==> wip/harbor <==
Design axis_matmul2x2, start of the top module:
module axis_matmul2x2(
    input                       clk             ,
    input                       rst             ,
    input                       s_axis_tvalid   ,
    input     [31 : 0]          s_axis_tdata    ,
    input                       s_axis_tlast    ,
    output                      s_axis_tready   ,
    output                      m_axis_tvalid   ,
    output    [31 : 0]          m_axis_tdata    ,
    output                      m_axis_tlast    ,
    input                       m_axis_tready   
);
    wire [3:0]  io_in_a_0;
    wire [3:0]  io_in_a_1;
    wire [3:0]  io_in_b_0;
    wire [3:0]  io_in_b_1;
    wire [15:0] io_out_c_0;
    wire [15:0] io_out_c_1;
    assign io_in_a_0 = s_axis_tdata[00+:4];
    assign io_in_a_1 = s_axis_tdata[08+:4];
    assign io_in_b_0 = s_axis_tdata[16+:4];
    assign io_in_b_1 = s_axis_tdata[24+:4];
    assign m_axis_tdata = {io_out_c_1,io_out_c_0};
    assign m_axis_tlast = m_axis_tvalid;
    top u_top(
        .clock        (clk              ),
        .reset        (rst              ),
  ...
Settings: LEC_CHECK=0, ABC_AREA=0, CAP_MARGIN=20, CELL_PAD_IN_SITES_GLOBAL_PLACEMENT=3, CORE_ASPECT_RATIO=1.29, CORE_MARGIN=7, CORE_UTILIZATION=52, CTS_CLUSTER_DIAMETER=57, CTS_CLUSTER_SIZE=22, HOLD_SLACK_MARGIN=0.07, PLACE_DENSITY=0.47, SLEW_MARGIN=10; clock period 10.0 ns.
run.sh (not shown) runs the stock make flow with config.mk's settings and CLKGATE_MAP_FILE=.
==> wip/cedar: changes against wip/harbor <==
ABC_AREA = not set   (was 0)
CELL_PAD_IN_SITES_GLOBAL_PLACEMENT = not set   (was 3)
CORE_ASPECT_RATIO = not set   (was 1.29)
CORE_MARGIN = 2   (was 7)
CORE_UTILIZATION = 72   (was 52)
CTS_CLUSTER_DIAMETER = not set   (was 57)
CTS_CLUSTER_SIZE = not set   (was 22)
HOLD_SLACK_MARGIN = not set   (was 0.07)
PLACE_DENSITY = not set   (was 0.47)
SLEW_MARGIN = 20   (was 10)
==> flow/constraint.sdc (replaced) <==
create_clock -name core_clock -period 9.59 [get_ports {clk}]
set_input_delay 1.9180 -clock core_clock [delete_from_list [all_inputs] [get_ports {clk}]]
set_output_delay 1.9180 -clock core_clock [all_outputs]
set_load 0.01 [all_outputs]
==> wip/zinc: changes against wip/harbor <==
ABC_AREA = not set   (was 0)
CELL_PAD_IN_SITES_GLOBAL_PLACEMENT = not set   (was 3)
CORE_ASPECT_RATIO = not set   (was 1.29)
CORE_MARGIN = 2   (was 7)
CORE_UTILIZATION = 70   (was 52)
CTS_CLUSTER_DIAMETER = not set   (was 57)
CTS_CLUSTER_SIZE = 40   (was 22)
HOLD_SLACK_MARGIN = not set   (was 0.07)
PLACE_DENSITY = not set   (was 0.47)
PLACE_DENSITY_LB_ADDON = 0.0   (was not set)
SETUP_SLACK_MARGIN = 1.16   (was not set)
SLEW_MARGIN = 20   (was 10)
==> flow/constraint.sdc (replaced) <==
create_clock -name core_clock -period 4.11 [get_ports {clk}]
set_input_delay 0.8220 -clock core_clock [delete_from_list [all_inputs] [get_ports {clk}]]
set_output_delay 0.8220 -clock core_clock [all_outputs]
set_load 0.01 [all_outputs]
==> out/metrics.yaml <==
status:
  status: "timing/DRC/antenna clean"
route:
  vias: 9529
cells_and_area:
  top_area_cell_class: "multi-input combinational cells"
  clock_area_share_pct: 6.802
floorplan:
  die_w_um: 143.3
  die_h_um: 143.3
  rows: 50
  dieArea_mm2: 0.02052
  coreArea_mm2: 0.01889
  fp_util_pct: 73.90
synthesis:
  ys_types: 60
  synth_area_mm2: 0.01396
-- figures above: wip/cedar

==> out/metrics.yaml <==
status:
  haltStage: "global placement without I/O"
  status: "did not finish"
  error: "[ERROR GPL-0301] Utilization 105.412 % exceeds 100%."
synthesis:
  ys_types: 60
  synth_area_mm2: 0.01396
floorplan:
  fp_util_pct: 53.38
  rows: 67
-- figures above: wip/harbor

==> out/metrics.yaml <==
floorplan:
  die_w_um: 145.2
  rows: 51
  die_h_um: 145.2
  dieArea_mm2: 0.02109
  fp_util_pct: 71.50
status:
  failed_checks: "setup timing"
  status: "finished with violations"
global_routing:
  grt_use_met1_pct: 33.60
route:
  vias: 9954
synthesis:
  area_leaders: "dfxtp_1, fa_1, mux2i_1"
  ys_types: 60
power:
  p_seq_share_pct: 44.5
final_timing:
  setup_viol: 30
  setup_ws_ns: -2.395
cells_and_area:
  clock_area_share_pct: 5.509
-- figures above: wip/zinc


* * *

==> trial 96: inputs <==
axis_matmul2x2 again, from the RTL that the note above started with.
## axis_matmul2x2
module axis_matmul2x2(
    input                       clk             ,
    input                       rst             ,
    input                       s_axis_tvalid   ,
    input     [31 : 0]          s_axis_tdata    ,
    input                       s_axis_tlast    ,
    output                      s_axis_tready   ,
    output                      m_axis_tvalid   ,
    output    [31 : 0]          m_axis_tdata    ,
    output                      m_axis_tlast    ,
    input                       m_axis_tready   
);
clock: 10.0 ns
lec_check: 0
abc_area: 0
cap_margin: 20
cell_pad_in_sites_detail_placement: 2
cell_pad_in_sites_global_placement: 0
core_aspect_ratio: 1.29
core_margin: 5
core_utilization: 52
cts_cluster_diameter: 22
cts_cluster_size: 22
hold_slack_margin: 0.07
min_routing_layer: met2
place_density: 0.47
slew_margin: 10
==> build 32 (differences from trial 96) <==
CELL_PAD_IN_SITES_DETAIL_PLACEMENT = unset   (was 2)
CELL_PAD_IN_SITES_GLOBAL_PLACEMENT = 3   (was 0)
CORE_MARGIN = 7   (was 5)
CTS_CLUSTER_DIAMETER = 57   (was 22)
CTS_CLUSTER_SIZE = 35   (was 22)
MIN_ROUTING_LAYER = unset   (was met2)
PLACE_DENSITY = unset   (was 0.47)
SETUP_SLACK_MARGIN = -0.44   (was unset)
==> flow/constraint.sdc (replaced) <==
create_clock -name core_clock -period 6.48 [get_ports {clk}]
set_input_delay 1.2960 -clock core_clock [delete_from_list [all_inputs] [get_ports {clk}]]
set_output_delay 1.2960 -clock core_clock [all_outputs]
set_load 0.01 [all_outputs]
==> build 36 (differences from trial 96) <==
ABC_AREA = unset   (was 0)
CELL_PAD_IN_SITES_DETAIL_PLACEMENT = unset   (was 2)
CELL_PAD_IN_SITES_GLOBAL_PLACEMENT = unset   (was 0)
CORE_ASPECT_RATIO = unset   (was 1.29)
CORE_MARGIN = 2   (was 5)
CORE_UTILIZATION = 40   (was 52)
CTS_CLUSTER_DIAMETER = unset   (was 22)
CTS_CLUSTER_SIZE = unset   (was 22)
HOLD_SLACK_MARGIN = unset   (was 0.07)
MIN_ROUTING_LAYER = unset   (was met2)
PLACE_DENSITY = unset   (was 0.47)
SLEW_MARGIN = 20   (was 10)
==> flow/constraint.sdc (replaced) <==
create_clock -name core_clock -period 7.16 [get_ports {clk}]
set_input_delay 1.4320 -clock core_clock [delete_from_list [all_inputs] [get_ports {clk}]]
set_output_delay 1.4320 -clock core_clock [all_outputs]
set_load 0.01 [all_outputs]
==> notes <==
In area after synthesis, trial 96 and build 36 do not differ.
Synthesized cell count is the same in build 32 and build 36.
The highest die area belongs to build 36, the lowest to trial 96.
Trial 96 failed in clock tree synthesis (DPL-0033). Build 36 went through all stages and came out clean. Build 32 never finished: it broke off in global placement without I/O with GPL-0301.
==> figures <==
Run status: trial 96 did not finish; build 36 timing/DRC/antenna clean; build 32 did not finish
Stage where the flow stopped: trial 96 clock tree synthesis; build 36 -; build 32 global placement without I/O
Area after detailed placement: trial 96 0.0148 mm2; build 36 0.0149 mm2; build 32 -
Cells in synth_stat.txt: trial 96 1,448; build 36 1,448; build 32 1,448
Total half-perimeter wirelength after legalization and detailed placement: trial 96 31,300 um; build 36 17,800 um; build 32 -
Buffers added on ports: trial 96 54; build 36 54; build 32 -
Chip area: trial 96 0.0303 mm2; build 36 0.0364 mm2; build 32 0.0317 mm2
Biggest area consumer among synthesized cells: trial 96 sky130_fd_sc_hd__dfxtp_1; build 36 sky130_fd_sc_hd__dfxtp_1; build 32 sky130_fd_sc_hd__dfxtp_1
Final RePlAce weighted congestion: trial 96 0.810; build 36 0.765; build 32 -
I/O pin count: trial 96 72; build 36 72; build 32 -
Horizontal die size: trial 96 154 um; build 36 191 um; build 32 158 um
Fraction of the mapped netlist area in simple logic gates: trial 96 15.3%; build 36 15.3%; build 32 15.3%
Row count: trial 96 68; build 36 68; build 32 67
Pre-CTS setup slack: trial 96 2.57 ns; build 36 0.00392 ns; build 32 -
Parity-gate share of the synthesized area counting xor and xnor cells: trial 96 4.46%; build 36 4.46%; build 32 4.46%
Total instance count after detailed placement: trial 96 1,799; build 36 1,906; build 32 -
Core Region: trial 96 0.0266 mm2; build 36 0.0345 mm2; build 32 0.0262 mm2
Number of nets at floorplan: trial 96 1,607; build 36 1,607; build 32 1,607
Number of enable-type register cells in the synthesized netlist: trial 96 0; build 36 0; build 32 0
Pre-Place Util: trial 96 52.4%; build 36 40.5%; build 32 53.4%
Vertical die size: trial 96 196 um; build 36 191 um; build 32 200 um
Power figures rest on the tool's default switching activity, not on a simulated workload.
